$ cat design.v
module ALU_STAGE (
  input clock_in,
  input [31:0] a_in,
  input [31:0] b_in,
  input [3:0] uop_in,
  output [31:0] result_out
);
reg [31:0] a_q;
reg [31:0] b_q;
reg [3:0] uop_q;
reg [31:0] result_q;
wire [31:0] alu_result;
ALU #(.DATA_WIDTH(32)) alu0 (
  .a_data_in(a_q),
  .b_data_in(b_q),
  .uop_in(uop_q),
  .result_out(alu_result)
);
always @(posedge clock_in) begin
  a_q <= a_in;
  b_q <= b_in;
  uop_q <= uop_in;
  result_q <= alu_result;
end
assign result_out = result_q;
endmodule

module ALU
  #(parameter DATA_WIDTH = 32)(
    input [DATA_WIDTH-1:0]  a_data_in,  
    input [DATA_WIDTH-1:0]  b_data_in,  
    input [3:0]             uop_in,
    output reg [DATA_WIDTH-1:0] result_out
);
always@(*) begin
  case(uop_in)
    4'b0000: result_out = a_data_in + b_data_in;
    4'b0001: result_out = a_data_in - b_data_in;
    4'b0010: result_out = a_data_in|b_data_in;
    4'b0011: result_out = a_data_in&b_data_in;
    4'b0100: result_out = a_data_in^b_data_in;
    4'b1000: result_out = a_data_in;
    4'b1001: result_out = b_data_in;
    4'b1010: result_out = ($signed(a_data_in)<$signed(b_data_in))?32'd1:32'd0;
    4'b1011: result_out = (a_data_in<b_data_in)?32'd1:32'd0;
    4'b1101: result_out = $signed(a_data_in) >>> b_data_in[4:0];
    4'b1110: result_out = a_data_in >> b_data_in[4:0];
    4'b1111: result_out = a_data_in << b_data_in[4:0];
    default: result_out = 32'h00000000;
  endcase
end
endmodule
$ cat run.sh
#!/bin/bash
# the make line also repeats each setting of config.mk as NAME=value (left out here)
make -C /OpenROAD-flow-scripts/flow DESIGN_CONFIG=/design/flow/config.mk WORK_HOME=/design/flow/orfs CLKGATE_MAP_FILE= finish
$ cat config.mk
export PLATFORM = sky130hd
export DESIGN_NAME = ALU_STAGE
export DESIGN_NICKNAME = ALU_STAGE
export VERILOG_FILES = /design/flow/design.v
export SDC_FILE = /design/flow/constraint.sdc
export NUM_CORES = 4
export LEC_CHECK = 0
export CAP_MARGIN = 35
export CORE_MARGIN = 2
export CORE_UTILIZATION = 70
export CTS_CLUSTER_DIAMETER = 244
export CTS_CLUSTER_SIZE = 52
export SETUP_SLACK_MARGIN = -0.16
export SLEW_MARGIN = 20
$ cat constraint.sdc
create_clock -name core_clock -period 2.44 [get_ports {clock_in}]
set_input_delay 0.4880 -clock core_clock [delete_from_list [all_inputs] [get_ports {clock_in}]]
set_output_delay 0.4880 -clock core_clock [all_outputs]
set_load 0.01 [all_outputs]
==> results of run 1 <==
==> per-stage QoR <==
step / TNS (ns) / instance area (um^2) / cells / total power, mW / util, %
after floorplan: -11.18 / 11000 / 1425 / 3.40 / -
after detailed placement: -20.47 / 14600 / 1967 / 4.91 / 96.1
after global placement: -11.98 / 14600 / 1967 / 4.65 / 96.1
==> reports/results.ini, run 1 <==
[synth]
synthTopCellsByCount = nor2_1, o21ai_0, nand2_1, a21oi_1, dfxtp_1
top_area_cell = dfxtp_1
mux_share_pct = 13.7
ys_cells = 1425
ys.warnings.count = 2
fa_ha_area_share_pct = 11.8
netlist_logic_family_top = AND-OR/OR-AND gates
xor_share_pct = 0.324
ys_async_sr_fraction_pct = 0
edf_count = 0
syn_nets = 1595
syn_inst = 1425
ys_ff = 100
synth.area.top_cells = dfxtp_1, ha_1, mux4_2
ys_sh_aoi_pct = 30.2
synth.distinct_cells = 89
syn_avg_cell_area_um2 = 7.59
synth_chip_area_mm2 = 0.0108
yosys.stat.seqShare_pct = 18.5
top_cell = nor2_1
syn_area_mm2 = 0.0108
yosys.area_share.simple_pct = 18.4
synth_top_area_share_pct = 18.5
flop_cell = dfxtp_1

[placement]
gp_congestion = 1.19
io_buffer_count = 100
place_ws_ns = -1.05
dp_hpwl_um = 43200

[run_status]
error_line = [ERROR DPL-0038] Utilization greater than 100%, impossible to legalize
status = did not finish
failed_stage = 4_1_cts

[die]
fp.dieH_um = 128
coreArea_mm2 = 0.0151
chipArea_mm2 = 0.0165
rows = 45
die_w_um = 128
io_pins = 101
fp-utilization_pct = 71.4

==> run 2, diff against run 1 <==
ABC_AREA = 0   (was unset)
CELL_PAD_IN_SITES_DETAIL_PLACEMENT = 2   (was unset)
CELL_PAD_IN_SITES_GLOBAL_PLACEMENT = 1   (was unset)
CORE_ASPECT_RATIO = 1.36   (was unset)
CORE_MARGIN = 10   (was 2)
CORE_UTILIZATION = 44   (was 70)
CTS_CLUSTER_DIAMETER = unset   (was 244)
CTS_CLUSTER_SIZE = 32   (was 52)
GPL_ROUTABILITY_DRIVEN = 0   (was unset)
MIN_ROUTING_LAYER = met2   (was unset)
PLACE_DENSITY_LB_ADDON = 0.15   (was unset)
SETUP_SLACK_MARGIN = unset   (was -0.16)
SLEW_MARGIN = 30   (was 20)
TNS_END_PERCENT = 45   (was unset)
clock period = 2.14 ns   (was 2.44 ns; I/O delays follow)
==> reports/results.ini, run 2 <==
[synth]
syn_nets = 1595  ; unchanged
syn_avg_cell_area_um2 = 7.59  ; unchanged
fa_ha_area_share_pct = 11.8  ; unchanged
synth_chip_area_mm2 = 0.0108  ; unchanged
syn_area_mm2 = 0.0108  ; unchanged
ys.warnings.count = 2  ; unchanged
synth.distinct_cells = 89  ; unchanged
synthTopCellsByCount = nor2_1, o21ai_0, nand2_1, a21oi_1, dfxtp_1
xor_share_pct = 0.324  ; unchanged
ys_async_sr_fraction_pct = 0  ; unchanged
edf_count = 0  ; unchanged
top_cell = nor2_1
ys_ff = 100  ; unchanged
synth.area.top_cells = dfxtp_1, ha_1, mux4_2
netlist_logic_family_top = AND-OR/OR-AND gates
syn_inst = 1425  ; unchanged
flop_cell = dfxtp_1
synth_top_area_share_pct = 18.5  ; unchanged
mux_share_pct = 13.7  ; unchanged
top_area_cell = dfxtp_1
ys_sh_aoi_pct = 30.2  ; unchanged
ys_cells = 1425  ; unchanged
yosys.stat.seqShare_pct = 18.5  ; unchanged
yosys.area_share.simple_pct = 18.4  ; unchanged

[die]
fp.dieH_um = 203  ; +58%
coreArea_mm2 = 0.0241  ; +59%
chipArea_mm2 = 0.0313  ; +90%
fp-utilization_pct = 44.9  ; -27 points
io_pins = 101  ; unchanged
rows = 66  ; +47%
die_w_um = 154  ; +20%

[run_status]
failed_stage = 3_5_place_dp
error_line = [ERROR DPL-0033] detailed placement checks failed during check placement.
status = did not finish

[placement]
io_buffer_count = 100  ; unchanged

## run 2: through the flow
step / TNS (ns) / hold WS [ns] / instances / power, mW
3_3_place_gp: -26.40 / 0.622 / 2162 / 5.54
2_1_floorplan: -20.80 / 0.456 / 1425 / 3.88
==> run 3, diff against run 2 <==
ABC_AREA = 1   (was 0)
CELL_PAD_IN_SITES_DETAIL_PLACEMENT = unset   (was 2)
CELL_PAD_IN_SITES_GLOBAL_PLACEMENT = unset   (was 1)
CORE_ASPECT_RATIO = unset   (was 1.36)
CORE_MARGIN = 2   (was 10)
CORE_UTILIZATION = 56   (was 44)
CTS_CLUSTER_SIZE = unset   (was 32)
GPL_ROUTABILITY_DRIVEN = unset   (was 0)
HOLD_SLACK_MARGIN = 0.3   (was unset)
MIN_ROUTING_LAYER = met1   (was met2)
PLACE_DENSITY_LB_ADDON = unset   (was 0.15)
SETUP_SLACK_MARGIN = 0.12   (was unset)
SLEW_MARGIN = 20   (was 30)
==> reports/results.ini, run 3 <==
[routing]
vias = 18100
drt_pass1_iterations = 9
drtIter0Drc = 2557
drc_errors = 0
ant_nets = 0
n_antenna_cell = 0
viasPerCell = 6.17
routedWlPerCell_um = 21.3
wl_um = 62700

[setup_path]
end_kind = register
endpoint = result_q[12]
crit_fanout = 5
r2r_slack_ns = -0.03
worstReg2RegStart = a_q[5]
cp_top_family = simple AND/OR/NAND/NOR gates
critPathArrivalTime_ns = 2.43
critPathKind = reg -> reg
start_kind = register
cp.buffers_inverters = 2
rr_worst_depth = 13
cpPeakStageDelay_ns = 0.34
r2r_end = result_q[12]
cp_num_cells = 13
crit_path_start = a_q[5]
slowest_stage = dfxtp_2
cp_cell_sequence = inv_1 -> ha_4 -> buf_4 -> nand2_1 -> nand2_1 -> nand2_1 -> nand2_1 -> nand2_1 -> nand3_2 -> xor2_1 -> nor2_1 -> nor2_2 -> o21ai_1
required_ns = 2.40
crit_top_cell = nand2_1

[power_and_ir_drop]
leakage_nw = 9.18
p_sw_share_pct = 43.5
vdd_ir_drop_max_uv = 385
power_density_mw_per_mm2 = 457
clockPowerShare_pct = 23.1
p_int_mw = 4.53
combPwrFrac_pct = 50.2
powerComb_mw = 4.03
p_seq_share_pct = 26.7
seq_cell_power_mw = 2.14
maxPowerGroup = combinational logic
switchingPower_mw = 3.49
p_clk_mw = 1.85

[clocking]
ctsHoldBuffers = 0
cts_tree = built
clock_latency_ns = 0.39
numCtsBuffers = 9
numClockSinks = 100
clockRootBuffer = clkbuf_16
cts.path.max_buffers = 2
htreeDepth = 3
clk_pin_slew_ns = 0.09

[grt]
track_usage_pct = 48.9
grt_pass1_vias = 16600
grt_pass1_wl_um = 89800
overflow = 0
antenna_found_initial = 1
grt_max_degree = 69

[run_status]
violatedChecks = setup timing
status = failed layout checks

[min_path]
min_from = b_in[0]
hold_path.class = in -> reg
worstHoldEndpoint = b_q[0]
hold_depth = 1

[die]
rows = 55  ; -17%
chipArea_mm2 = 0.0238  ; -24%
coreArea_mm2 = 0.0224  ; -7.0%
fp-utilization_pct = 56.4  ; +12 points
fp.dieH_um = 154  ; -24%
die_w_um = 154  ; about the same
io_pins = 101  ; unchanged

[synth]
ys_async_sr_fraction_pct = 0  ; unchanged
flop_cell = dfxtp_1
syn_nets = 2521  ; +58%
edf_count = 0  ; unchanged
yosys.stat.seqShare_pct = 15.8  ; -2.7 points
syn_inst = 2351  ; +65%
ys_ff = 100  ; unchanged
synth_top_area_share_pct = 24.9  ; +6.4 points
synth.area.top_cells = nand2_1, dfxtp_1, nand3_1
synth_chip_area_mm2 = 0.0127  ; +17%
syn_avg_cell_area_um2 = 5.38  ; -29%
ys_sh_aoi_pct = 9.92  ; -20 points
synth.distinct_cells = 40  ; -55%
top_cell = nand2_1
fa_ha_area_share_pct = 10.1  ; -1.7 points
mux_share_pct = 0  ; -14 points
ys.warnings.count = 2  ; unchanged
top_area_cell = nand2_1
synthTopCellsByCount = nand2_1, nand3_1, inv_1, nor2_1, dfxtp_1
yosys.area_share.simple_pct = 50.3  ; +32 points
ys_cells = 2351  ; +65%
netlist_logic_family_top = simple AND/OR/NAND/NOR gates
syn_area_mm2 = 0.0127  ; +17%
xor_share_pct = 0.208  ; -0.12 points

[timing]
finClkSkew_ns = 0.0151
min_period_ns = 2.17
slew_violations = 0
finalHoldViolCount = 0
finalSetupViolCount = 1
fmaxAchievable_mhz = 460
relSlewSlack_pct = 63.3
holdWs_ns = 0.471
rsz0062_at_grt = yes
tightest_slew_ns = 0.550
period_used_pct = 101
timing.final.ws_setup_ns = -0.0316

[job]
cap_violations = 0
warnings = 98

[finish]
fin_util_pct = 78.2
flop_area_mm2 = 0.00206
syn_to_final_growth_pct = 38.6
layout.area.comb_mm2 = 0.0102
design_area_mm2 = 0.0175
nets = 2817
n_fill_cell = 1771

[placement]
io_buffer_count = 100  ; unchanged
gp_congestion = 1.05
place_ws_ns = -0.353
dp_hpwl_um = 46400
place_area_mm2 = 0.0157

run 3: per-stage QoR:
stage	setup TNS [ns]	instances	total power, mW
2_1_floorplan	0	2351	3.98
3_3_place_gp	-1.34	2900	5.46
3_5_place_dp	-2.21	2900	5.51
4_1_cts	0	2924	7.47
5_1_grt	-0.133	2937	8.28
6_report	-0.0316	2937	8.02
run 3: routing by layer:
| metal | part of all wire (%) | global-route usage (%) | vias up |
|---|---|---|---|
| met5 | 0 | 0 | - |
| met1 | 35 | 60.7 | 8053 |
| met4 | 8.9 | 29.8 | 0 |
| li1 | - | - | 8109 |
| met2 | 41 | 76.1 | 1501 |
| met3 | 15 | 13.1 | 471 |
run 3: timing repair:
item,CTS,global route
gates cloned,1,2
pin swaps,24,66
setup buffers,7,11
resized,131,258
setup endpoints to repair,30,32
run 3: final cells by class:
type | instances | share of cell area [%]
Tap cell | 285 | 2.03
Inverter | 326 | 7.06
Clock inverter | 6 | 0.300
Timing Repair Buffer | 382 | 19.2
Sequential cell | 100 | 11.7
Clock buffer | 10 | 1.43
Multi-Input combinational cell | 1828 | 58.2
==> run 4, diff against run 3 <==
ABC_AREA = unset   (was 1)
CORE_UTILIZATION = 68   (was 56)
CTS_CLUSTER_DIAMETER = 244   (was unset)
CTS_CLUSTER_SIZE = 52   (was unset)
HOLD_SLACK_MARGIN = unset   (was 0.3)
MIN_ROUTING_LAYER = unset   (was met1)
SETUP_SLACK_MARGIN = 0.62   (was 0.12)
TNS_END_PERCENT = 65   (was 45)
clock period = 2.42 ns   (was 2.14 ns; I/O delays follow)
==> reports/results.ini, run 4 <==
[die]
fp.dieH_um = 130  ; -16%
coreArea_mm2 = 0.0157  ; -30%
io_pins = 101  ; unchanged
chipArea_mm2 = 0.0169  ; -29%
die_w_um = 130  ; -16%
fp-utilization_pct = 68.8  ; +12 points
rows = 46  ; -16%

[synth]
synth.distinct_cells = 89  ; +120%
flop_cell = dfxtp_1
syn_avg_cell_area_um2 = 7.59  ; +41%
synth_top_area_share_pct = 18.5  ; -6.4 points
ys_sh_aoi_pct = 30.2  ; +20 points
netlist_logic_family_top = AND-OR/OR-AND gates
synthTopCellsByCount = nor2_1, o21ai_0, nand2_1, a21oi_1, dfxtp_1
syn_area_mm2 = 0.0108  ; -15%
ys_async_sr_fraction_pct = 0  ; unchanged
xor_share_pct = 0.324  ; +0.12 points
synth.area.top_cells = dfxtp_1, ha_1, mux4_2
syn_inst = 1425  ; -39%
synth_chip_area_mm2 = 0.0108  ; -15%
top_cell = nor2_1
ys.warnings.count = 2  ; unchanged
fa_ha_area_share_pct = 11.8  ; +1.7 points
yosys.area_share.simple_pct = 18.4  ; -32 points
mux_share_pct = 13.7  ; +14 points
edf_count = 0  ; unchanged
ys_cells = 1425  ; -39%
ys_ff = 100  ; unchanged
yosys.stat.seqShare_pct = 18.5  ; +2.7 points
syn_nets = 1595  ; -37%
top_area_cell = dfxtp_1

[placement]
dp_hpwl_um = 40100  ; -13%
io_buffer_count = 100  ; unchanged
place_area_mm2 = 0.0147  ; -6.2%
gp_congestion = 1.13  ; +7.8%

[run_status]
status = did not finish
error_line = [ERROR DPL-0038] Utilization greater than 100%, impossible to legalize
failed_stage = 4_1_cts

==> run 4: metrics by stage <==
step	worst slack, ns	power, mW	util [%]	TNS [ns]	instances
detailed placement	-0.909	4.95	93.8	-19.37	2013
floorplan	-0.969	3.43	-	-11.97	1425
global placement	-0.782	4.73	93.8	-14.47	2013
==> run 5, diff against run 4 <==
CAP_MARGIN = 20   (was 35)
CORE_UTILIZATION = 40   (was 68)
CTS_CLUSTER_DIAMETER = unset   (was 244)
CTS_CLUSTER_SIZE = unset   (was 52)
SETUP_SLACK_MARGIN = unset   (was 0.62)
TNS_END_PERCENT = unset   (was 65)
clock period = 4.0 ns   (was 2.42 ns; I/O delays follow)
==> reports/results.ini, run 5 <==
[run_status]
status = timing/DRC/antenna clean

[timing]
rsz0062_at_grt = no
min_period_ns = 3.61
finalSetupTns_ns = 0
finalSetupViolCount = 0
slew_violations = 0
relSlewSlack_pct = 40.0
finalHoldViolCount = 0
finClkSkew_ns = 0.0118
timing.final.ws_setup_ns = 0.390
period_used_pct = 90.2
fmaxAchievable_mhz = 277
tightest_slew_ns = 0.899

[clocking]
clk_pin_slew_ns = 0.08
clock_latency_ns = 0.38
ctsHoldBuffers = 0
cts_setup_buffers = 0
htreeDepth = 3
cts_tree = built
numCtsBuffers = 9
numClockSinks = 100
clockRootBuffer = clkbuf_16
cts.path.max_buffers = 2
post_cts_resize_count = 0

[power_and_ir_drop]
maxPowerGroup = combinational logic
p_seq_share_pct = 33.0
switchingPower_mw = 1.38
powerComb_mw = 1.46
clockPowerShare_pct = 25.5
p_int_mw = 2.14
p_sw_share_pct = 39.2
vdd_ir_drop_max_uv = 169
seq_cell_power_mw = 1.16
power_density_mw_per_mm2 = 279
p_clk_mw = 0.899
p_total_mw = 3.52
leakage_nw = 5.26
combPwrFrac_pct = 41.4

[setup_path]
r2r_end = result_q[30]
endpoint = result_q[30]
cp_top_family = AND-OR/OR-AND gates
crit_top_cell = nor2_1
cp_cell_sequence = inv_1 -> ha_1 -> nor2_1 -> o311ai_1 -> a31oi_1 -> a32oi_1 -> and4_1 -> nor2_1 -> a211o_1 -> o41ai_1 -> mux2i_1 -> o21ai_1
end_kind = register
start_kind = register
cpPeakStageDelay_ns = 0.49
critPathKind = reg -> reg
slowest_stage = dfxtp_1
cp.buffers_inverters = 1
rr_worst_depth = 12
crit_fanout = 8
crit_path_start = a_q[2]
cp_num_cells = 12
required_ns = 4.28
worstReg2RegStart = a_q[2]
r2r_slack_ns = 0.39
critPathArrivalTime_ns = 3.89

[synth]
syn_inst = 1425  ; unchanged
ys_cells = 1425  ; unchanged
ys_sh_aoi_pct = 30.2  ; unchanged
top_cell = nor2_1
netlist_logic_family_top = AND-OR/OR-AND gates
syn_nets = 1595  ; unchanged
synth.distinct_cells = 89  ; unchanged
ys_ff = 100  ; unchanged
edf_count = 0  ; unchanged
xor_share_pct = 0.324  ; unchanged
synth.area.top_cells = dfxtp_1, ha_1, mux4_2
syn_area_mm2 = 0.0108  ; unchanged
ys_async_sr_fraction_pct = 0  ; unchanged
yosys.area_share.simple_pct = 18.4  ; unchanged
flop_cell = dfxtp_1
synthTopCellsByCount = nor2_1, o21ai_0, nand2_1, a21oi_1, dfxtp_1
mux_share_pct = 13.7  ; unchanged
ys.warnings.count = 2  ; unchanged
top_area_cell = dfxtp_1
synth_top_area_share_pct = 18.5  ; unchanged
syn_avg_cell_area_um2 = 7.59  ; unchanged
yosys.stat.seqShare_pct = 18.5  ; unchanged
fa_ha_area_share_pct = 11.8  ; unchanged
synth_chip_area_mm2 = 0.0108  ; unchanged

[grt]
track_usage_pct = 31.9
antenna_found_initial = 3
grt_max_degree = 67
overflow = 0
grt_pass1_wl_um = 68300
grt_pass1_vias = 11100

[die]
fp.dieH_um = 168  ; +29%
coreArea_mm2 = 0.0267  ; +70%
io_pins = 101  ; unchanged
chipArea_mm2 = 0.0284  ; +68%
fp-utilization_pct = 40.5  ; -28 points
rows = 60  ; +30%
die_w_um = 168  ; +29%

[finish]
layout.area.comb_mm2 = 0.00809
flop_area_mm2 = 0.00201
nets = 1663
fin_util_pct = 47.2
design_area_mm2 = 0.0126
n_fill_cell = 2701
syn_to_final_growth_pct = 16.6

[job]
warnings = 93
cap_violations = 0

[routing]
routedWlPerCell_um = 24.9
drt_pass1_iterations = 5
vias = 11800
wl_um = 45800
drc_errors = 0
viasPerCell = 6.41
ant_nets = 0
drtIter0Drc = 1404

[placement]
place_ws_ns = 0.490  ; +1.40 ns
place_area_mm2 = 0.0123  ; -16%
gp_congestion = 1.02  ; -9.7%
io_buffer_count = 100  ; unchanged
dp_hpwl_um = 35100  ; -13%

[min_path]
hold_path.class = reg -> reg
min_from = b_q[8]
hold_depth = 2
worstHoldEndpoint = result_q[8]

run 5: stage by stage:
step	instances	hold slack (ns)
6_report	1841	0.578
2_1_floorplan	1425	0.509
5_1_grt	1839	0.623
4_1_cts	1839	0.578
3_5_place_dp	1823	0.561
3_3_place_gp	1823	0.548
run 5: layer usage:
layer	up-vias	GRT usage, %	wire (um)	part of all wire [%]
li1	5396	-	-	-
met1	5677	43.7	19600	43
met2	631	46.8	19300	42
met3	95	9.90	5300	12
met4	0	11.9	1550	3.4
met5	-	0	0	0
run 5: layout make-up:
class	instances	area share [%]
Inverter	88	2.62
Timing Repair Buffer	162	11.6
Antenna cell	2	0.0397
Sequential cell	100	15.9
Tap cell	341	3.38
Clock inverter	6	0.357
Multi-Input combinational cell	1132	64.1
Clock buffer	10	1.90
==> run 6, diff against run 5 <==
CAP_MARGIN = 10   (was 20)
clock period = 5.5 ns   (was 4.0 ns; I/O delays follow)
==> reports/results.ini, run 6 <==
[run_status]
status = timing/DRC/antenna clean

[die]
rows = 60  ; unchanged
coreArea_mm2 = 0.0267  ; unchanged
fp-utilization_pct = 40.5  ; unchanged
chipArea_mm2 = 0.0284  ; unchanged
io_pins = 101  ; unchanged
fp.dieH_um = 168  ; unchanged
die_w_um = 168  ; unchanged

[synth]
synth_chip_area_mm2 = 0.0108  ; unchanged
ys.warnings.count = 2  ; unchanged
netlist_logic_family_top = AND-OR/OR-AND gates
synth.area.top_cells = dfxtp_1, ha_1, mux4_2
mux_share_pct = 13.7  ; unchanged
syn_inst = 1425  ; unchanged
synthTopCellsByCount = nor2_1, o21ai_0, nand2_1, a21oi_1, dfxtp_1
yosys.stat.seqShare_pct = 18.5  ; unchanged
fa_ha_area_share_pct = 11.8  ; unchanged
xor_share_pct = 0.324  ; unchanged
syn_nets = 1595  ; unchanged
synth.distinct_cells = 89  ; unchanged
syn_area_mm2 = 0.0108  ; unchanged
ys_cells = 1425  ; unchanged
flop_cell = dfxtp_1
top_cell = nor2_1
syn_avg_cell_area_um2 = 7.59  ; unchanged
edf_count = 0  ; unchanged
ys_async_sr_fraction_pct = 0  ; unchanged
ys_ff = 100  ; unchanged
ys_sh_aoi_pct = 30.2  ; unchanged
synth_top_area_share_pct = 18.5  ; unchanged
yosys.area_share.simple_pct = 18.4  ; unchanged
top_area_cell = dfxtp_1

[routing]
n_antenna_cell = 0  ; -2
viasPerCell = 6.40  ; about the same
wl_um = 43000  ; -6.2%
routedWlPerCell_um = 23.7  ; -4.6%
drt_pass1_iterations = 6  ; +1
ant_nets = 0  ; unchanged
vias = 11600  ; -1.7%
drtIter0Drc = 1404  ; unchanged
drc_errors = 0  ; unchanged

[setup_path]
slowest_stage = dfxtp_2
cp_top_family = AND-OR/OR-AND gates
required_ns = 5.75  ; +1.47 ns
critPathKind = reg -> reg
r2r_end = result_q[31]
cp.buffers_inverters = 1  ; unchanged
r2r_slack_ns = 1.55  ; +1.16 ns
crit_path_start = b_q[1]
cp_cell_sequence = inv_2 -> ha_1 -> a211oi_1 -> o21ai_1 -> o2111ai_1 -> a31oi_1 -> nand4_1 -> a31oi_1 -> o31ai_1 -> xnor2_1 -> a211oi_1 -> o211ai_1
endpoint = result_q[31]
worstReg2RegStart = b_q[1]
crit_fanout = 29  ; +21
start_kind = register
rr_worst_depth = 12  ; unchanged
critPathArrivalTime_ns = 4.20  ; +0.31 ns
end_kind = register
cpPeakStageDelay_ns = 0.61  ; +0.12 ns
cp_num_cells = 12  ; unchanged

[finish]
n_fill_cell = 2699  ; -0.074%
syn_to_final_growth_pct = 15.4
fin_cells = 1810  ; -1.7%
design_area_mm2 = 0.0125  ; -1.0%
nets = 1634  ; -1.7%

[placement]
io_buffer_count = 100  ; unchanged
place_area_mm2 = 0.0121  ; -1.8%
dpl.cell_count = 1794  ; -1.6%
dp_hpwl_um = 32100  ; -8.5%
gp_congestion = 1.02  ; about the same

[timing]
finalSetupViolCount = 0  ; unchanged
holdWs_ns = 0.588  ; +0.00971 ns
tightest_slew_ns = 1.14  ; +0.237 ns
period_used_pct = 71.8  ; -18 points
finalSetupTns_ns = 0  ; unchanged
relSlewSlack_pct = 24.2  ; -16 points
min_period_ns = 3.95  ; +0.341 ns
finalHoldViolCount = 0  ; unchanged
finClkSkew_ns = 0.0127  ; +0.000853 ns
slew_violations = 0  ; unchanged
rsz0062_at_grt = no
fmaxAchievable_mhz = 253  ; -8.6%

[power_and_ir_drop]
vdd_ir_drop_max_uv = 177  ; +4.7%
combPwrFrac_pct = 37.5  ; -3.9 points
seq_cell_power_mw = 0.860  ; -26%
maxPowerGroup = combinational logic
powerComb_mw = 1.00  ; -32%
power_density_mw_per_mm2 = 214  ; -23%
p_clk_mw = 0.811  ; -9.8%
p_int_mw = 1.72  ; -20%
clockPowerShare_pct = 30.3  ; +4.8 points
leakage_nw = 5.15  ; -2.1%
p_sw_share_pct = 35.8  ; -3.4 points
p_total_mw = 2.68  ; -24%
switchingPower_mw = 0.957  ; -31%
p_seq_share_pct = 32.1  ; -0.9 points

[min_path]
min_from = b_q[21]
hold_path.class = reg -> reg
worstHoldEndpoint = result_q[21]
hold_depth = 2  ; unchanged

[grt]
grt_max_degree = 69  ; +3.0%
overflow = 0  ; unchanged
grt_pass1_wl_um = 64900  ; -5.0%
grt_pass1_vias = 10600  ; -4.9%
antenna_found_initial = 1  ; -2
track_usage_pct = 29.9  ; -2.0 points

[clocking]
clock_latency_ns = 0.38  ; about the same
post_cts_resize_count = 0  ; unchanged
cts.path.max_buffers = 2  ; unchanged
clockRootBuffer = clkbuf_16
htreeDepth = 3  ; unchanged
cts_setup_buffers = 0  ; unchanged
cts_tree = built
numClockSinks = 100  ; unchanged
clk_pin_slew_ns = 0.07  ; about the same
numCtsBuffers = 9  ; unchanged
ctsHoldBuffers = 0  ; unchanged

[job]
warnings = 93  ; unchanged
cap_violations = 0  ; unchanged

run 6: area by class of cell:
type	count	area, um^2	share of cell area (%)
timing repair buffer	133	1250	10.0
inverter	88	330	2.65
sequential	100	2010	16.1
multi-input combinational	1132	8090	64.8
clock inverter	6	135	1.08
tap	341	427	3.42
clock buffer	10	239	1.91
run 6: routing by layer:
metal | up-vias | GRT usage [%] | wire length [um]
li1 | 5347 | - | -
met1 | 5584 | 42.1 | 18800
met2 | 587 | 46.1 | 19000
met3 | 75 | 5.85 | 3910
met4 | 0 | 9.22 | 1190
met5 | - | 0 | 0
run 6: through the flow:
| stage | util (%) | setup WS (ns) |
|---|---|---|
| detailed placement | 45.3 | 1.65 |
| floorplan | - | 1.13 |
| CTS | 46.7 | 1.62 |
| global route | 46.7 | 1.30 |
| finish | 46.7 | 1.55 |
| global placement | 45.3 | 1.75 |
==> run 7, diff against run 6 <==
ABC_AREA = 0   (was unset)
CAP_MARGIN = 35   (was 10)
CORE_UTILIZATION = 72   (was 40)
CTS_CLUSTER_SIZE = 14   (was unset)
MIN_ROUTING_LAYER = met1   (was unset)
PLACE_DENSITY_LB_ADDON = 0.02   (was unset)
SETUP_SLACK_MARGIN = 0.41   (was unset)
TNS_END_PERCENT = 45   (was unset)
clock period = 1.37 ns   (was 5.5 ns; I/O delays follow)
==> reports/results.ini, run 7 <==
[synth]
ys_cells = 1425  ; unchanged
syn_inst = 1425  ; unchanged
syn_avg_cell_area_um2 = 7.59  ; unchanged
synth.area.top_cells = dfxtp_1, ha_1, mux4_2
synth_top_area_share_pct = 18.5  ; unchanged
ys_sh_aoi_pct = 30.2  ; unchanged
xor_share_pct = 0.324  ; unchanged
ys_ff = 100  ; unchanged
yosys.area_share.simple_pct = 18.4  ; unchanged
top_area_cell = dfxtp_1
edf_count = 0  ; unchanged
synth_chip_area_mm2 = 0.0108  ; unchanged
netlist_logic_family_top = AND-OR/OR-AND gates
mux_share_pct = 13.7  ; unchanged
ys.warnings.count = 2  ; unchanged
fa_ha_area_share_pct = 11.8  ; unchanged
synth.distinct_cells = 89  ; unchanged
syn_nets = 1595  ; unchanged
ys_async_sr_fraction_pct = 0  ; unchanged
syn_area_mm2 = 0.0108  ; unchanged
synthTopCellsByCount = nor2_1, o21ai_0, nand2_1, a21oi_1, dfxtp_1
flop_cell = dfxtp_1
top_cell = nor2_1
yosys.stat.seqShare_pct = 18.5  ; unchanged

[placement]
io_buffer_count = 100  ; unchanged
gp_congestion = 1.26  ; +23%

[run_status]
error_line = [ERROR DPL-0038] Utilization greater than 100%, impossible to legalize
failed_stage = 3_5_place_dp
status = did not finish

[die]
fp-utilization_pct = 74.1  ; +34 points
fp.dieH_um = 127  ; -25%
chipArea_mm2 = 0.0160  ; -44%
die_w_um = 127  ; -25%
coreArea_mm2 = 0.0146  ; -45%
rows = 44  ; -27%
io_pins = 101  ; unchanged

-- run 7: metrics by stage --
stage          power, mW  hold slack (ns)  worst slack (ns)
2_1_floorplan       6.06            0.302             -2.02
3_3_place_gp        8.39            0.603             -1.80
==> run 8, diff against run 7 <==
ABC_AREA = 1   (was 0)
CELL_PAD_IN_SITES_DETAIL_PLACEMENT = 2   (was unset)
CORE_MARGIN = 10   (was 2)
CORE_UTILIZATION = 44   (was 72)
CTS_CLUSTER_SIZE = 86   (was 14)
PLACE_DENSITY_LB_ADDON = unset   (was 0.02)
SETUP_SLACK_MARGIN = 0.12   (was 0.41)
clock period = 2.14 ns   (was 1.37 ns; I/O delays follow)
==> reports/results.ini, run 8 <==
[run_status]
status = did not finish
failed_stage = 3_5_place_dp
error_line = [ERROR DPL-0033] detailed placement checks failed during check placement.

[die]
fp.dieH_um = 190  ; +50%
coreArea_mm2 = 0.0285  ; +96%
fp-utilization_pct = 44.3  ; -30 points
die_w_um = 190  ; +50%
io_pins = 101  ; unchanged
rows = 62  ; +41%
chipArea_mm2 = 0.0360  ; +120%

[synth]
yosys.stat.seqShare_pct = 15.8  ; -2.7 points
yosys.area_share.simple_pct = 50.3  ; +32 points
syn_avg_cell_area_um2 = 5.38  ; -29%
ys.warnings.count = 2  ; unchanged
netlist_logic_family_top = simple AND/OR/NAND/NOR gates
edf_count = 0  ; unchanged
ys_async_sr_fraction_pct = 0  ; unchanged
ys_ff = 100  ; unchanged
flop_cell = dfxtp_1
syn_inst = 2351  ; +65%
xor_share_pct = 0.208  ; -0.12 points
top_cell = nand2_1
ys_cells = 2351  ; +65%
top_area_cell = nand2_1
fa_ha_area_share_pct = 10.1  ; -1.7 points
ys_sh_aoi_pct = 9.92  ; -20 points
syn_nets = 2521  ; +58%
synth.area.top_cells = nand2_1, dfxtp_1, nand3_1
synth.distinct_cells = 40  ; -55%
synthTopCellsByCount = nand2_1, nand3_1, inv_1, nor2_1, dfxtp_1
synth_top_area_share_pct = 24.9  ; +6.4 points
mux_share_pct = 0  ; -14 points
synth_chip_area_mm2 = 0.0127  ; +17%
syn_area_mm2 = 0.0127  ; +17%

[placement]
gp_congestion = 1.04  ; -17%
io_buffer_count = 100  ; unchanged

==> run 9, diff against run 8 <==
ABC_AREA = 0   (was 1)
CAP_MARGIN = 20   (was 35)
CELL_PAD_IN_SITES_DETAIL_PLACEMENT = 0   (was 2)
CORE_MARGIN = 2   (was 10)
CORE_UTILIZATION = 46   (was 44)
CTS_CLUSTER_DIAMETER = 198   (was unset)
CTS_CLUSTER_SIZE = 56   (was 86)
GPL_ROUTABILITY_DRIVEN = 1   (was unset)
HOLD_SLACK_MARGIN = -0.05   (was unset)
MIN_ROUTING_LAYER = unset   (was met1)
PLACE_DENSITY_LB_ADDON = 0.13   (was unset)
SETUP_SLACK_MARGIN = unset   (was 0.12)
TNS_END_PERCENT = 75   (was 45)
clock period = 4.56 ns   (was 2.14 ns; I/O delays follow)
==> reports/results.ini, run 9 <==
[power_and_ir_drop]
p_int_mw = 1.86
switchingPower_mw = 1.19
p_seq_share_pct = 33.5
maxPowerGroup = combinational logic
vdd_ir_drop_max_uv = 160
p_clk_mw = 0.793
powerComb_mw = 1.23
clockPowerShare_pct = 26.0
p_sw_share_pct = 39.0
combPwrFrac_pct = 40.5
seq_cell_power_mw = 1.02
leakage_nw = 5.18
power_density_mw_per_mm2 = 244

[die]
die_w_um = 157  ; -17%
io_pins = 101  ; unchanged
fp-utilization_pct = 46.5  ; +2.2 points
fp.dieH_um = 157  ; -17%
coreArea_mm2 = 0.0233  ; -19%
chipArea_mm2 = 0.0248  ; -31%
rows = 56  ; -9.7%

[clocking]
numClockSinks = 100
cts.path.max_buffers = 2
clock_latency_ns = 0.37
cts_setup_buffers = 0
ctsHoldBuffers = 0
numCtsBuffers = 9
htreeDepth = 3
clk_pin_slew_ns = 0.08
post_cts_resize_count = 0
clockRootBuffer = clkbuf_16
cts_tree = built

[routing]
drt_pass1_iterations = 6
routedWlPerCell_um = 23.4
ant_nets = 0
viasPerCell = 6.47
wl_um = 42200
drc_errors = 0
vias = 11700
drtIter0Drc = 1461

[setup_path]
crit_fanout = 12
rr_worst_depth = 12
crit_top_cell = or3_1
crit_path_start = a_q[9]
start_kind = register
worstReg2RegStart = a_q[9]
slowest_stage = or4_1
end_kind = register
required_ns = 4.85
cpPeakStageDelay_ns = 0.49
r2r_slack_ns = 0.83
cp.buffers_inverters = 1
critPathArrivalTime_ns = 4.02
endpoint = result_q[27]
cp_num_cells = 12
r2r_end = result_q[27]
cp_top_family = simple AND/OR/NAND/NOR gates
critPathKind = reg -> reg
cp_cell_sequence = inv_1 -> ha_1 -> or3_1 -> or3_1 -> nor3_2 -> nand2_1 -> a21oi_1 -> a211oi_1 -> o21ba_1 -> or4_1 -> a21o_1 -> o21ai_1

[finish]
nets = 1646
syn_to_final_growth_pct = 15.3
flop_area_mm2 = 0.00201
n_fill_cell = 2286
fin_util_pct = 53.6
layout.area.comb_mm2 = 0.00808
fin_cells = 1802
design_area_mm2 = 0.0125

[run_status]
status = timing/DRC/antenna clean

[timing]
finalHoldViolCount = 0
finalSetupViolCount = 0
slew_violations = 0
finalSetupTns_ns = 0
fmaxAchievable_mhz = 268
tightest_slew_ns = 1.07
rsz0062_at_grt = no
period_used_pct = 81.7
min_period_ns = 3.73
finClkSkew_ns = 0.0106
relSlewSlack_pct = 28.7

[synth]
xor_share_pct = 0.324  ; +0.12 points
synth_chip_area_mm2 = 0.0108  ; -15%
syn_avg_cell_area_um2 = 7.59  ; +41%
top_cell = nor2_1
syn_nets = 1595  ; -37%
yosys.stat.seqShare_pct = 18.5  ; +2.7 points
synth.area.top_cells = dfxtp_1, ha_1, mux4_2
edf_count = 0  ; unchanged
netlist_logic_family_top = AND-OR/OR-AND gates
ys.warnings.count = 2  ; unchanged
flop_cell = dfxtp_1
synth_top_area_share_pct = 18.5  ; -6.4 points
ys_async_sr_fraction_pct = 0  ; unchanged
syn_inst = 1425  ; -39%
mux_share_pct = 13.7  ; +14 points
top_area_cell = dfxtp_1
yosys.area_share.simple_pct = 18.4  ; -32 points
synth.distinct_cells = 89  ; +120%
fa_ha_area_share_pct = 11.8  ; +1.7 points
ys_cells = 1425  ; -39%
ys_sh_aoi_pct = 30.2  ; +20 points
ys_ff = 100  ; unchanged
synthTopCellsByCount = nor2_1, o21ai_0, nand2_1, a21oi_1, dfxtp_1
syn_area_mm2 = 0.0108  ; -15%

[grt]
grt_pass1_wl_um = 63500
overflow = 0
antenna_found_initial = 2
grt_pass1_vias = 10600
grt_max_degree = 81
track_usage_pct = 33.9

[job]
cap_violations = 0
warnings = 93

[placement]
gp_congestion = 0.988  ; -5.0%
place_area_mm2 = 0.0122
dpl.cell_count = 1784
dp_hpwl_um = 31600
io_buffer_count = 100  ; unchanged

[min_path]
hold_depth = 2
worstHoldEndpoint = result_q[10]
min_from = b_q[10]
hold_path.class = reg -> reg

## run 9: metrics by stage
| step | setup WS [ns] | power, mW | hold WS (ns) |
|---|---|---|---|
| 6_report | 0.833 | 3.05 | 0.573 |
| 5_1_grt | 0.696 | 3.19 | 0.614 |
| 4_1_cts | 0.935 | 3.04 | 0.582 |
| 3_5_place_dp | 0.971 | 2.24 | 0.559 |
| 3_3_place_gp | 1.00 | 2.24 | 0.550 |
| 2_1_floorplan | 0.194 | 1.79 | 0.509 |
## run 9: final cells by class
cell class	count	area share [%]
multi-input cells	1132	64.8
flip-flops and latches	100	16.1
repair buffers	145	10.8
well taps	319	3.20
inverters	88	2.65
clock buffers	9	1.81
clock inverters	7	0.542
diodes	2	0.0401
## run 9: metal layers
| metal | vias up | global-route usage, % | share of wire (%) |
|---|---|---|---|
| li1 | 5367 | - | - |
| met1 | 5496 | 47.8 | 42 |
| met2 | 702 | 49.8 | 42 |
| met5 | - | 0 | 0 |
| met3 | 92 | 8.45 | 12 |
| met4 | 0 | 12.6 | 3.6 |
==> run 10, diff against run 9 <==
CAP_MARGIN = 40   (was 20)
CELL_PAD_IN_SITES_DETAIL_PLACEMENT = unset   (was 0)
CORE_ASPECT_RATIO = 0.87   (was unset)
CORE_UTILIZATION = 72   (was 46)
CTS_CLUSTER_DIAMETER = 191   (was 198)
CTS_CLUSTER_SIZE = 17   (was 56)
GPL_ROUTABILITY_DRIVEN = unset   (was 1)
HOLD_SLACK_MARGIN = unset   (was -0.05)
MIN_ROUTING_LAYER = met1   (was unset)
PLACE_DENSITY = 0.4   (was unset)
PLACE_DENSITY_LB_ADDON = unset   (was 0.13)
SETUP_SLACK_MARGIN = -0.01   (was unset)
TNS_END_PERCENT = 95   (was 75)
clock period = 1.37 ns   (was 4.56 ns; I/O delays follow)
==> reports/results.ini, run 10 <==
[placement]
gp_congestion = 1.20  ; +21%
io_buffer_count = 100  ; unchanged

[synth]
syn_nets = 1595  ; unchanged
xor_share_pct = 0.324  ; unchanged
synthTopCellsByCount = nor2_1, o21ai_0, nand2_1, a21oi_1, dfxtp_1
syn_area_mm2 = 0.0108  ; unchanged
ys_ff = 100  ; unchanged
syn_avg_cell_area_um2 = 7.59  ; unchanged
edf_count = 0  ; unchanged
ys_async_sr_fraction_pct = 0  ; unchanged
netlist_logic_family_top = AND-OR/OR-AND gates
synth.distinct_cells = 89  ; unchanged
syn_inst = 1425  ; unchanged
ys_sh_aoi_pct = 30.2  ; unchanged
yosys.stat.seqShare_pct = 18.5  ; unchanged
ys.warnings.count = 2  ; unchanged
top_area_cell = dfxtp_1
fa_ha_area_share_pct = 11.8  ; unchanged
top_cell = nor2_1
synth_top_area_share_pct = 18.5  ; unchanged
flop_cell = dfxtp_1
ys_cells = 1425  ; unchanged
yosys.area_share.simple_pct = 18.4  ; unchanged
mux_share_pct = 13.7  ; unchanged
synth_chip_area_mm2 = 0.0108  ; unchanged
synth.area.top_cells = dfxtp_1, ha_1, mux4_2

[run_status]
status = did not finish
failed_stage = 3_5_place_dp
error_line = [ERROR DPL-0038] Utilization greater than 100%, impossible to legalize

[die]
fp.dieH_um = 118  ; -25%
fp-utilization_pct = 74.0  ; +27 points
chipArea_mm2 = 0.0160  ; -35%
io_pins = 101  ; unchanged
coreArea_mm2 = 0.0146  ; -37%
rows = 41  ; -27%
die_w_um = 135  ; -14%

## run 10: per-stage QoR
stage / setup TNS [ns] / power [mW]
floorplan: -43.46 / 6.09
global placement: -46.39 / 8.47
==> run 11, diff against run 10 <==
ABC_AREA = 1   (was 0)
CAP_MARGIN = 0   (was 40)
CORE_ASPECT_RATIO = 0.7   (was 0.87)
CORE_UTILIZATION = 69   (was 72)
CTS_CLUSTER_DIAMETER = 374   (was 191)
CTS_CLUSTER_SIZE = 100   (was 17)
MIN_ROUTING_LAYER = unset   (was met1)
PLACE_DENSITY = unset   (was 0.4)
PLACE_DENSITY_LB_ADDON = 0.0   (was unset)
SETUP_SLACK_MARGIN = unset   (was -0.01)
TNS_END_PERCENT = unset   (was 95)
clock period = 2.68 ns   (was 1.37 ns; I/O delays follow)
==> reports/results.ini, run 11 <==
[run_status]
status = failed layout checks
violatedChecks = setup timing

[setup_path]
endpoint = result_q[19]
required_ns = 2.92
cp_top_family = simple AND/OR/NAND/NOR gates
cp_num_cells = 11
slowest_stage = ha_1
rr_worst_depth = 11
worstReg2RegStart = b_q[17]
critPathKind = reg -> reg
cp.buffers_inverters = 2
r2r_slack_ns = -0.06
end_kind = register
crit_path_start = b_q[17]
start_kind = register
crit_top_cell = nand3_1
cpPeakStageDelay_ns = 0.51
critPathArrivalTime_ns = 2.98
cp_cell_sequence = inv_1 -> ha_1 -> nand2_1 -> nor2_1 -> inv_1 -> nor3_4 -> nand3_1 -> nand3_1 -> nand2_1 -> nand3_1 -> nand3_1
r2r_end = result_q[19]
crit_fanout = 9

[routing]
wl_um = 55100
ant_nets = 0
drtIter0Drc = 4233
drc_errors = 0
drt_pass1_iterations = 14
viasPerCell = 6.58
n_antenna_cell = 0
vias = 17500
routedWlPerCell_um = 20.7

[synth]
top_area_cell = nand2_1
synth.area.top_cells = nand2_1, dfxtp_1, nand3_1
synth_top_area_share_pct = 24.9  ; +6.4 points
syn_area_mm2 = 0.0127  ; +17%
syn_inst = 2351  ; +65%
netlist_logic_family_top = simple AND/OR/NAND/NOR gates
xor_share_pct = 0.208  ; -0.12 points
synth.distinct_cells = 40  ; -55%
yosys.stat.seqShare_pct = 15.8  ; -2.7 points
syn_nets = 2521  ; +58%
flop_cell = dfxtp_1
ys_ff = 100  ; unchanged
synthTopCellsByCount = nand2_1, nand3_1, inv_1, nor2_1, dfxtp_1
syn_avg_cell_area_um2 = 5.38  ; -29%
mux_share_pct = 0  ; -14 points
fa_ha_area_share_pct = 10.1  ; -1.7 points
ys_async_sr_fraction_pct = 0  ; unchanged
ys_sh_aoi_pct = 9.92  ; -20 points
ys_cells = 2351  ; +65%
ys.warnings.count = 2  ; unchanged
top_cell = nand2_1
edf_count = 0  ; unchanged
synth_chip_area_mm2 = 0.0127  ; +17%
yosys.area_share.simple_pct = 50.3  ; +32 points

[finish]
n_fill_cell = 1460
nets = 2594
fin_util_pct = 79.2
syn_to_final_growth_pct = 12.6
fin_cells = 2665

[grt]
grt_pass1_wl_um = 82000
track_usage_pct = 53.6
antenna_found_initial = 1
grt_max_degree = 77
overflow = 0
grt_pass1_vias = 15400

[clocking]
ctsHoldBuffers = 0
clk_pin_slew_ns = 0.09
cts.path.max_buffers = 2
numClockSinks = 100
htreeDepth = 3
numCtsBuffers = 9
cts_tree = built
clock_latency_ns = 0.38
clockRootBuffer = clkbuf_16

[min_path]
hold_path.class = in -> reg
min_from = a_in[25]
hold_depth = 1
worstHoldEndpoint = a_q[25]

[die]
fp.dieH_um = 117  ; -0.85%
die_w_um = 166  ; +23%
fp-utilization_pct = 70.3  ; -3.7 points
chipArea_mm2 = 0.0195  ; +21%
rows = 41  ; unchanged
io_pins = 101  ; unchanged
coreArea_mm2 = 0.0180  ; +23%

[power_and_ir_drop]
p_total_mw = 5.63
vdd_ir_drop_max_uv = 307
p_clk_mw = 1.45
leakage_nw = 7.84
p_seq_share_pct = 30.5
clockPowerShare_pct = 25.8
power_density_mw_per_mm2 = 395
combPwrFrac_pct = 43.7
seq_cell_power_mw = 1.72
p_sw_share_pct = 43.6
powerComb_mw = 2.46
switchingPower_mw = 2.46
p_int_mw = 3.17
maxPowerGroup = combinational logic

[timing]
slew_violations = 0
fmaxAchievable_mhz = 366
min_period_ns = 2.74
finClkSkew_ns = 0.0185
relSlewSlack_pct = 44.0
finalHoldViolCount = 0
holdWs_ns = 0.585
timing.final.ws_setup_ns = -0.0554
tightest_slew_ns = 0.841
period_used_pct = 102
finalSetupViolCount = 2

[job]
cap_violations = 0
warnings = 93

[placement]
place_ws_ns = -0.0875
dp_hpwl_um = 42400
dpl.cell_count = 2648
io_buffer_count = 100  ; unchanged
gp_congestion = 1.18  ; -1.7%

==> run 11: final cells by class <==
| cell class | count | area [um^2] | area share, % |
|---|---|---|---|
| flip-flops and latches | 100 | 2010 | 14.1 |
| multi-input cells | 1828 | 8950 | 62.8 |
| inverters | 326 | 1230 | 8.60 |
| clock buffers | 11 | 243 | 1.70 |
| repair buffers | 159 | 1470 | 10.3 |
| well taps | 236 | 295 | 2.07 |
| clock inverters | 5 | 60.1 | 0.421 |
==> run 11: what timing repair did <==
| action | in CTS | in global routing |
|---|---|---|
| gates resized | 1 | 6 |
| setup endpoints to repair | 2 | 8 |
| buffers inserted | 0 | 1 |
==> run 11: per-layer routing <==
metal / global-route usage [%] / up-vias / routed length, um
met4: 38.6 / 4 / 5620
met2: 69.0 / 1951 / 19400
met3: 27.8 / 531 / 11500
met5: 2.81 / - / 83
met1: 67.1 / 7395 / 18500
li1: - / 7667 / -
==> run 11: through the flow <==
stage / setup TNS [ns] / cell area [um^2]
final: -0.110 / 14300
after global routing: -0.00118 / 14300
after CTS: 0 / 14200
after detailed placement: -0.0875 / 13900
after global placement: -0.0829 / 13900
after floorplan: 0 / 12700
==> run 12, diff against run 11 <==
CAP_MARGIN = 35   (was 0)
CORE_ASPECT_RATIO = 0.5   (was 0.7)
CORE_UTILIZATION = 44   (was 69)
CTS_CLUSTER_DIAMETER = 224   (was 374)
CTS_CLUSTER_SIZE = 99   (was 100)
MIN_ROUTING_LAYER = met1   (was unset)
PLACE_DENSITY_LB_ADDON = unset   (was 0.0)
SETUP_SLACK_MARGIN = 0.12   (was unset)
TNS_END_PERCENT = 45   (was unset)
clock period = 2.14 ns   (was 2.68 ns; I/O delays follow)
==> reports/results.ini, run 12 <==
[synth]
yosys.stat.seqShare_pct = 15.8  ; unchanged
edf_count = 0  ; unchanged
synth.distinct_cells = 40  ; unchanged
top_area_cell = nand2_1
ys_ff = 100  ; unchanged
top_cell = nand2_1
synth_chip_area_mm2 = 0.0127  ; unchanged
synth_top_area_share_pct = 24.9  ; unchanged
fa_ha_area_share_pct = 10.1  ; unchanged
flop_cell = dfxtp_1
xor_share_pct = 0.208  ; unchanged
ys.warnings.count = 2  ; unchanged
netlist_logic_family_top = simple AND/OR/NAND/NOR gates
syn_nets = 2521  ; unchanged
ys_cells = 2351  ; unchanged
mux_share_pct = 0  ; unchanged
synth.area.top_cells = nand2_1, dfxtp_1, nand3_1
synthTopCellsByCount = nand2_1, nand3_1, inv_1, nor2_1, dfxtp_1
syn_area_mm2 = 0.0127  ; unchanged
ys_sh_aoi_pct = 9.92  ; unchanged
syn_inst = 2351  ; unchanged
ys_async_sr_fraction_pct = 0  ; unchanged
syn_avg_cell_area_um2 = 5.38  ; unchanged
yosys.area_share.simple_pct = 50.3  ; unchanged

[power_and_ir_drop]
switchingPower_mw = 3.58  ; +46%
p_sw_share_pct = 43.8  ; +0.16 points
p_int_mw = 4.60  ; +45%
vdd_ir_drop_max_uv = 429  ; +40%
powerComb_mw = 4.27  ; +74%
leakage_nw = 9.65  ; +23%
clockPowerShare_pct = 21.7  ; -4.1 points
p_total_mw = 8.18  ; +45%
combPwrFrac_pct = 52.2  ; +8.5 points
p_clk_mw = 1.77  ; +22%
maxPowerGroup = combinational logic
p_seq_share_pct = 26.1  ; -4.4 points
power_density_mw_per_mm2 = 447  ; +13%
seq_cell_power_mw = 2.14  ; +24%

[setup_path]
crit_fanout = 8  ; -1
slowest_stage = ha_2
start_kind = register
rr_worst_depth = 11  ; unchanged
r2r_end = result_q[28]
cp_cell_sequence = inv_1 -> ha_2 -> inv_1 -> o21ai_0 -> nor2_1 -> nand2_1 -> nor2_1 -> nand2_1 -> a21oi_1 -> buf_4 -> nand3_1
cp_num_cells = 11  ; unchanged
crit_path_start = a_q[28]
cp_top_family = simple AND/OR/NAND/NOR gates
critPathKind = reg -> reg
cp.buffers_inverters = 3  ; +1
endpoint = result_q[28]
critPathArrivalTime_ns = 2.45  ; -0.53 ns
required_ns = 2.42  ; -0.50 ns
cpPeakStageDelay_ns = 0.39  ; -0.12 ns
end_kind = register
worstReg2RegStart = a_q[28]
r2r_slack_ns = -0.03  ; +0.03 ns

[min_path]
hold_path.class = in -> reg
min_from = a_in[16]
hold_depth = 1  ; unchanged
worstHoldEndpoint = a_q[16]

[clocking]
cts.path.max_buffers = 2  ; unchanged
clockRootBuffer = clkbuf_16
htreeDepth = 3  ; unchanged
clk_pin_slew_ns = 0.08  ; about the same
ctsHoldBuffers = 0  ; unchanged
numClockSinks = 100  ; unchanged
cts_tree = built
clock_latency_ns = 0.39  ; about the same
numCtsBuffers = 9  ; unchanged

[routing]
wl_um = 66100  ; +20%
drc_errors = 0  ; unchanged
viasPerCell = 5.69  ; -14%
drt_pass1_iterations = 6  ; -8
routedWlPerCell_um = 21.2  ; +2.3%
drtIter0Drc = 2567  ; -39%
vias = 17700  ; +1.1%
ant_nets = 0  ; unchanged

[placement]
io_buffer_count = 100  ; unchanged
gp_congestion = 1.06  ; -9.6%
dpl.cell_count = 3086  ; +17%
dp_hpwl_um = 53700  ; +27%
place_ws_ns = -0.287  ; -0.200 ns

[grt]
antenna_found_initial = 2  ; +1
track_usage_pct = 43.1  ; -10 points
grt_max_degree = 55  ; -29%
grt_pass1_wl_um = 94900  ; +16%
grt_pass1_vias = 15600  ; +1.7%
overflow = 0  ; unchanged

[timing]
finalHoldViolCount = 0  ; unchanged
min_period_ns = 2.17  ; -0.568 ns
fmaxAchievable_mhz = 461  ; +26%
timing.final.ws_setup_ns = -0.0279  ; +0.0275 ns
finClkSkew_ns = 0.00991  ; -0.00855 ns
rsz0062_at_grt = yes
tightest_slew_ns = 0.660  ; -0.181 ns
relSlewSlack_pct = 55.5  ; +12 points
slew_violations = 0  ; unchanged
finalSetupTns_ns = -0.0279  ; +0.0820 ns
period_used_pct = 101  ; -0.76 points
holdWs_ns = 0.462  ; -0.123 ns
finalSetupViolCount = 1  ; -1

[die]
fp.dieH_um = 124  ; +5.6%
coreArea_mm2 = 0.0280  ; +55%
chipArea_mm2 = 0.0302  ; +55%
die_w_um = 244  ; +47%
rows = 43  ; +4.9%
fp-utilization_pct = 45.2  ; -25 points
io_pins = 101  ; unchanged

[finish]
n_fill_cell = 2739  ; +88%
fin_cells = 3120  ; +17%
syn_to_final_growth_pct = 44.7
nets = 2902  ; +12%

[job]
cap_violations = 0  ; unchanged
warnings = 96  ; +3.2%

[run_status]
violatedChecks = setup timing
status = failed layout checks

-- run 12: cell type report --
type / instances / area [um^2] / share of cell area, %
multi-input cells: 1828 / 10100 / 55.4
repair buffers: 467 / 4090 / 22.3
flip-flops and latches: 100 / 2070 / 11.3
inverters: 326 / 1250 / 6.81
well taps: 382 / 478 / 2.61
clock buffers: 9 / 225 / 1.23
clock inverters: 7 / 63.8 / 0.348
diodes: 1 / 2.50 / 0.0137
-- run 12: per-layer routing --
metal  share of wire [%]  wire (um)  track usage (%)
met1                  43      28100             61.9
met2                  37      24500             58.1
met3                  18      11700             18.3
met4                 2.4       1580             9.53
met5                0.24        160             3.59
-- run 12: repair_timing --
item | 4_1_cts | 5_1_grt
resized | 132 | 270
setup endpoints to repair | 29 | 32
hold endpoints to repair | 0 | 0
cloned | 1 | 0
pin swaps | 14 | 67
setup buffers | 4 | 12
-- run 12: through the flow --
stage          utilization, %  cell area, um^2
5_1_grt                  65.5            18300
4_1_cts                  62.2            17400
6_report                 65.5            18300
3_5_place_dp             59.1            16500
3_3_place_gp             59.1            16500
2_1_floorplan               -            12800
==> run 13, diff against run 12 <==
ABC_AREA = unset   (was 1)
CAP_MARGIN = 20   (was 35)
CORE_ASPECT_RATIO = unset   (was 0.5)
CORE_UTILIZATION = 72   (was 44)
CTS_CLUSTER_DIAMETER = 27   (was 224)
CTS_CLUSTER_SIZE = 31   (was 99)
MIN_ROUTING_LAYER = unset   (was met1)
PLACE_DENSITY_LB_ADDON = 0.26   (was unset)
SETUP_SLACK_MARGIN = unset   (was 0.12)
TNS_END_PERCENT = unset   (was 45)
clock period = 3.12 ns   (was 2.14 ns; I/O delays follow)
==> reports/results.ini, run 13 <==
[run_status]
status = did not finish
failed_stage = 5_1_grt
error_line = [ERROR GRT-0232] Routing congestion too high. Check the congestion heatmap in the GUI.

[synth]
synth.distinct_cells = 89  ; +120%
mux_share_pct = 13.7  ; +14 points
netlist_logic_family_top = AND-OR/OR-AND gates
top_area_cell = dfxtp_1
syn_avg_cell_area_um2 = 7.59  ; +41%
yosys.stat.seqShare_pct = 18.5  ; +2.7 points
syn_nets = 1595  ; -37%
ys_async_sr_fraction_pct = 0  ; unchanged
ys_ff = 100  ; unchanged
synth.area.top_cells = dfxtp_1, ha_1, mux4_2
fa_ha_area_share_pct = 11.8  ; +1.7 points
ys.warnings.count = 2  ; unchanged
synth_chip_area_mm2 = 0.0108  ; -15%
ys_cells = 1425  ; -39%
syn_area_mm2 = 0.0108  ; -15%
flop_cell = dfxtp_1
synthTopCellsByCount = nor2_1, o21ai_0, nand2_1, a21oi_1, dfxtp_1
synth_top_area_share_pct = 18.5  ; -6.4 points
yosys.area_share.simple_pct = 18.4  ; -32 points
ys_sh_aoi_pct = 30.2  ; +20 points
top_cell = nor2_1
edf_count = 0  ; unchanged
syn_inst = 1425  ; -39%
xor_share_pct = 0.324  ; +0.12 points

[placement]
dpl.cell_count = 1749  ; -43%
place_ws_ns = -0.216  ; +0.0711 ns
gp_congestion = 1.14  ; +7.6%
dp_hpwl_um = 32400  ; -40%
io_buffer_count = 100  ; unchanged

[die]
io_pins = 101  ; unchanged
chipArea_mm2 = 0.0160  ; -47%
coreArea_mm2 = 0.0146  ; -48%
fp-utilization_pct = 74.1  ; +29 points
rows = 44  ; +2.3%
fp.dieH_um = 127  ; +2.1%
die_w_um = 127  ; -48%

[grt]
track_usage_pct = 89.3
overflow = 245

[clocking]
cts.path.max_buffers = 2  ; unchanged
numClockSinks = 100  ; unchanged
numCtsBuffers = 9  ; unchanged
ctsHoldBuffers = 0  ; unchanged
clockRootBuffer = clkbuf_16
htreeDepth = 3  ; unchanged

==> run 13: per-stage QoR <==
| step | setup TNS (ns) | hold slack (ns) | cell area, um^2 | utilization [%] |
|---|---|---|---|---|
| 2_1_floorplan | -0.572 | 0.509 | 11000 | - |
| 3_5_place_dp | -1.54 | 0.579 | 12800 | 87.8 |
| 3_3_place_gp | -0.115 | 0.552 | 12800 | 87.8 |
| 4_1_cts | -0.0182 | 0.605 | 13400 | 91.8 |
==> run 13: layer usage <==
| metal | GRT usage (%) | overflow |
|---|---|---|
| met5 | 57.0 | 4 |
| met2 | 99.1 | 111 |
| met3 | 80.7 | 20 |
| met1 | 87.9 | 10 |
| met4 | 92.7 | 100 |
==> run 13: repair_timing <==
item,in CTS
resized,53
buffers inserted,9
pin swaps,24
endpoints found under the hold margin,0
endpoints found under the setup margin,17
==> run 14, diff against run 13 <==
ABC_AREA = 0   (was unset)
CORE_UTILIZATION = 69   (was 72)
CTS_CLUSTER_DIAMETER = 374   (was 27)
CTS_CLUSTER_SIZE = 100   (was 31)
PLACE_DENSITY = 0.37   (was unset)
PLACE_DENSITY_LB_ADDON = unset   (was 0.26)
TNS_END_PERCENT = 10   (was unset)
clock period = 2.68 ns   (was 3.12 ns; I/O delays follow)
==> reports/results.ini, run 14 <==
[synth]
edf_count = 0  ; unchanged
syn_inst = 1425  ; unchanged
syn_avg_cell_area_um2 = 7.59  ; unchanged
mux_share_pct = 13.7  ; unchanged
synth.distinct_cells = 89  ; unchanged
synthTopCellsByCount = nor2_1, o21ai_0, nand2_1, a21oi_1, dfxtp_1
ys.warnings.count = 2  ; unchanged
yosys.area_share.simple_pct = 18.4  ; unchanged
syn_area_mm2 = 0.0108  ; unchanged
ys_cells = 1425  ; unchanged
ys_ff = 100  ; unchanged
netlist_logic_family_top = AND-OR/OR-AND gates
yosys.stat.seqShare_pct = 18.5  ; unchanged
fa_ha_area_share_pct = 11.8  ; unchanged
synth_chip_area_mm2 = 0.0108  ; unchanged
syn_nets = 1595  ; unchanged
ys_sh_aoi_pct = 30.2  ; unchanged
synth_top_area_share_pct = 18.5  ; unchanged
top_area_cell = dfxtp_1
flop_cell = dfxtp_1
ys_async_sr_fraction_pct = 0  ; unchanged
xor_share_pct = 0.324  ; unchanged
top_cell = nor2_1
synth.area.top_cells = dfxtp_1, ha_1, mux4_2

[placement]
dpl.cell_count = 1907  ; +9.0%
dp_hpwl_um = 34300  ; +5.8%
place_ws_ns = -0.690  ; -0.474 ns
gp_congestion = 1.16  ; +1.7%
io_buffer_count = 100  ; unchanged
place_area_mm2 = 0.0138  ; +7.8%

[grt]
track_usage_pct = 84.0
overflow = 175

[die]
die_w_um = 129  ; +2.1%
chipArea_mm2 = 0.0167  ; +4.2%
fp-utilization_pct = 70.9  ; -3.3 points
coreArea_mm2 = 0.0153  ; +4.6%
io_pins = 101  ; unchanged
rows = 45  ; +2.3%
fp.dieH_um = 129  ; +2.1%

[clocking]
clockRootBuffer = clkbuf_16
ctsHoldBuffers = 0  ; unchanged
htreeDepth = 3  ; unchanged
cts.path.max_buffers = 2  ; unchanged
numCtsBuffers = 9  ; unchanged
numClockSinks = 100  ; unchanged

[run_status]
failed_stage = 5_1_grt
status = did not finish
error_line = [ERROR GRT-0116] Global routing finished with congestion. Check the congestion regions in the DRC Viewer.

run 14: timing repair:
action,4_1_cts
pin swaps,47
hold endpoints to repair,0
resized,88
buffers inserted,11
gates cloned,2
setup endpoints to repair,26
run 14: routing by layer:
metal	GRT overflow	track usage, %
met2	71	98.1
met4	87	88.4
met5	1	38.5
met3	7	70.6
met1	9	82.7
run 14: stage by stage:
stage	total power, mW	utilization (%)
3_5_place_dp	4.20	90.5
2_1_floorplan	3.07	-
3_3_place_gp	4.10	90.5
4_1_cts	5.73	95.8
==> run 15, diff against run 14 <==
ABC_AREA = unset   (was 0)
CELL_PAD_IN_SITES_GLOBAL_PLACEMENT = 2   (was unset)
CORE_UTILIZATION = 40   (was 69)
CTS_CLUSTER_DIAMETER = 365   (was 374)
PLACE_DENSITY = unset   (was 0.37)
PLACE_DENSITY_LB_ADDON = 0.1   (was unset)
SETUP_SLACK_MARGIN = 0.44   (was unset)
TNS_END_PERCENT = 40   (was 10)
clock period = 4.0 ns   (was 2.68 ns; I/O delays follow)
==> reports/results.ini, run 15 <==
[run_status]
status = timing/DRC/antenna clean

[timing]
finalHoldViolCount = 0
tightest_slew_ns = 0.779
finalSetupTns_ns = 0
rsz0062_at_grt = yes
period_used_pct = 87.1
min_period_ns = 3.48
slew_violations = 0
finClkSkew_ns = 0.0184
finalSetupViolCount = 0
relSlewSlack_pct = 48.1
fmaxAchievable_mhz = 287

[setup_path]
cp.buffers_inverters = 1
required_ns = 4.31
critPathArrivalTime_ns = 3.79
endpoint = result_q[27]
cp_cell_sequence = inv_1 -> ha_1 -> or3_1 -> or3_1 -> nor3_2 -> nand2_1 -> a21oi_2 -> a211oi_1 -> o21ba_1 -> or4_1 -> a21o_1 -> o21ai_1
r2r_slack_ns = 0.52
cp_top_family = simple AND/OR/NAND/NOR gates
crit_path_start = b_q[11]
crit_top_cell = or3_1
r2r_end = result_q[27]
crit_fanout = 10
worstReg2RegStart = b_q[11]
critPathKind = reg -> reg
end_kind = register
slowest_stage = or4_1
cpPeakStageDelay_ns = 0.49
start_kind = register
rr_worst_depth = 12
cp_num_cells = 12

[job]
warnings = 95
cap_violations = 0

[finish]
nets = 1682
fin_util_pct = 48.2
syn_to_final_growth_pct = 19.0
n_fill_cell = 2661
layout.area.comb_mm2 = 0.00817
flop_area_mm2 = 0.00202

[clocking]
ctsHoldBuffers = 0  ; unchanged
cts.path.max_buffers = 2  ; unchanged
cts_tree = built
clock_latency_ns = 0.38
numClockSinks = 100  ; unchanged
clockRootBuffer = clkbuf_16
htreeDepth = 3  ; unchanged
numCtsBuffers = 9  ; unchanged
clk_pin_slew_ns = 0.08

[synth]
flop_cell = dfxtp_1
edf_count = 0  ; unchanged
syn_inst = 1425  ; unchanged
synth_chip_area_mm2 = 0.0108  ; unchanged
synth.distinct_cells = 89  ; unchanged
synth_top_area_share_pct = 18.5  ; unchanged
yosys.area_share.simple_pct = 18.4  ; unchanged
yosys.stat.seqShare_pct = 18.5  ; unchanged
netlist_logic_family_top = AND-OR/OR-AND gates
top_cell = nor2_1
ys_cells = 1425  ; unchanged
mux_share_pct = 13.7  ; unchanged
syn_nets = 1595  ; unchanged
synthTopCellsByCount = nor2_1, o21ai_0, nand2_1, a21oi_1, dfxtp_1
ys_sh_aoi_pct = 30.2  ; unchanged
xor_share_pct = 0.324  ; unchanged
syn_area_mm2 = 0.0108  ; unchanged
ys_async_sr_fraction_pct = 0  ; unchanged
syn_avg_cell_area_um2 = 7.59  ; unchanged
ys_ff = 100  ; unchanged
fa_ha_area_share_pct = 11.8  ; unchanged
ys.warnings.count = 2  ; unchanged
top_area_cell = dfxtp_1
synth.area.top_cells = dfxtp_1, ha_1, mux4_2

[die]
coreArea_mm2 = 0.0267  ; +75%
io_pins = 101  ; unchanged
fp.dieH_um = 168  ; +30%
rows = 60  ; +33%
die_w_um = 168  ; +30%
fp-utilization_pct = 40.5  ; -30 points
chipArea_mm2 = 0.0284  ; +70%

[power_and_ir_drop]
maxPowerGroup = combinational logic
switchingPower_mw = 1.40
seq_cell_power_mw = 1.16
combPwrFrac_pct = 41.9
leakage_nw = 5.36
p_seq_share_pct = 32.6
vdd_ir_drop_max_uv = 208
clockPowerShare_pct = 25.6
powerComb_mw = 1.49
p_int_mw = 2.17
power_density_mw_per_mm2 = 277
p_sw_share_pct = 39.1
p_clk_mw = 0.913
p_total_mw = 3.57

[placement]
gp_congestion = 0.948  ; -19%
dp_hpwl_um = 35600  ; +3.9%
io_buffer_count = 100  ; unchanged

[routing]
ant_nets = 0
drt_pass1_iterations = 6
drc_errors = 0
vias = 11800
drtIter0Drc = 1431
viasPerCell = 6.36
routedWlPerCell_um = 25.5
wl_um = 47400

[min_path]
worstHoldEndpoint = result_q[23]
hold_depth = 2
hold_path.class = reg -> reg
min_from = b_q[23]

[grt]
antenna_found_initial = 2
overflow = 0
track_usage_pct = 32.9
grt_max_degree = 67
grt_pass1_wl_um = 70200
grt_pass1_vias = 11000

-- run 15: metal layers --
metal	wire (um)	part of all wire [%]	global-route usage, %	up-vias
met1	21400	45	47.4	5735
met5	11	0.023	0	-
met4	1440	3.0	10.8	2
li1	-	-	-	5446
met2	20700	44	49.8	575
met3	3890	8.2	5.36	75
-- run 15: cell type report --
type / count / share of cell area [%]
antenna: 2 / 0.0389
clock buffer: 10 / 1.86
clock inverter: 6 / 0.428
inverter: 88 / 2.57
multi-input combinational: 1132 / 63.5
sequential: 100 / 15.7
tap: 341 / 3.31
timing repair buffer: 181 / 12.7
-- run 15: timing repair --
action	in CTS	in global routing
setup endpoints to repair	2	13
setup buffers	2	6
resized	2	16
pin swaps	3	4
-- run 15: per-stage QoR --
| stage | worst slack, ns | cell area, um^2 | hold WS, ns | std cells |
|---|---|---|---|---|
| 2_1_floorplan | 0.391 | 10800 | 0.509 | 1425 |
| 3_3_place_gp | 0.459 | 12400 | 0.552 | 1834 |
| 3_5_place_dp | 0.410 | 12400 | 0.544 | 1834 |
| 4_1_cts | 0.454 | 12700 | 0.565 | 1852 |
| 5_1_grt | 0.389 | 12900 | 0.610 | 1858 |
| 6_report | 0.518 | 12900 | 0.565 | 1860 |
Power figures rest on the tool's default switching activity, not on a simulated workload.
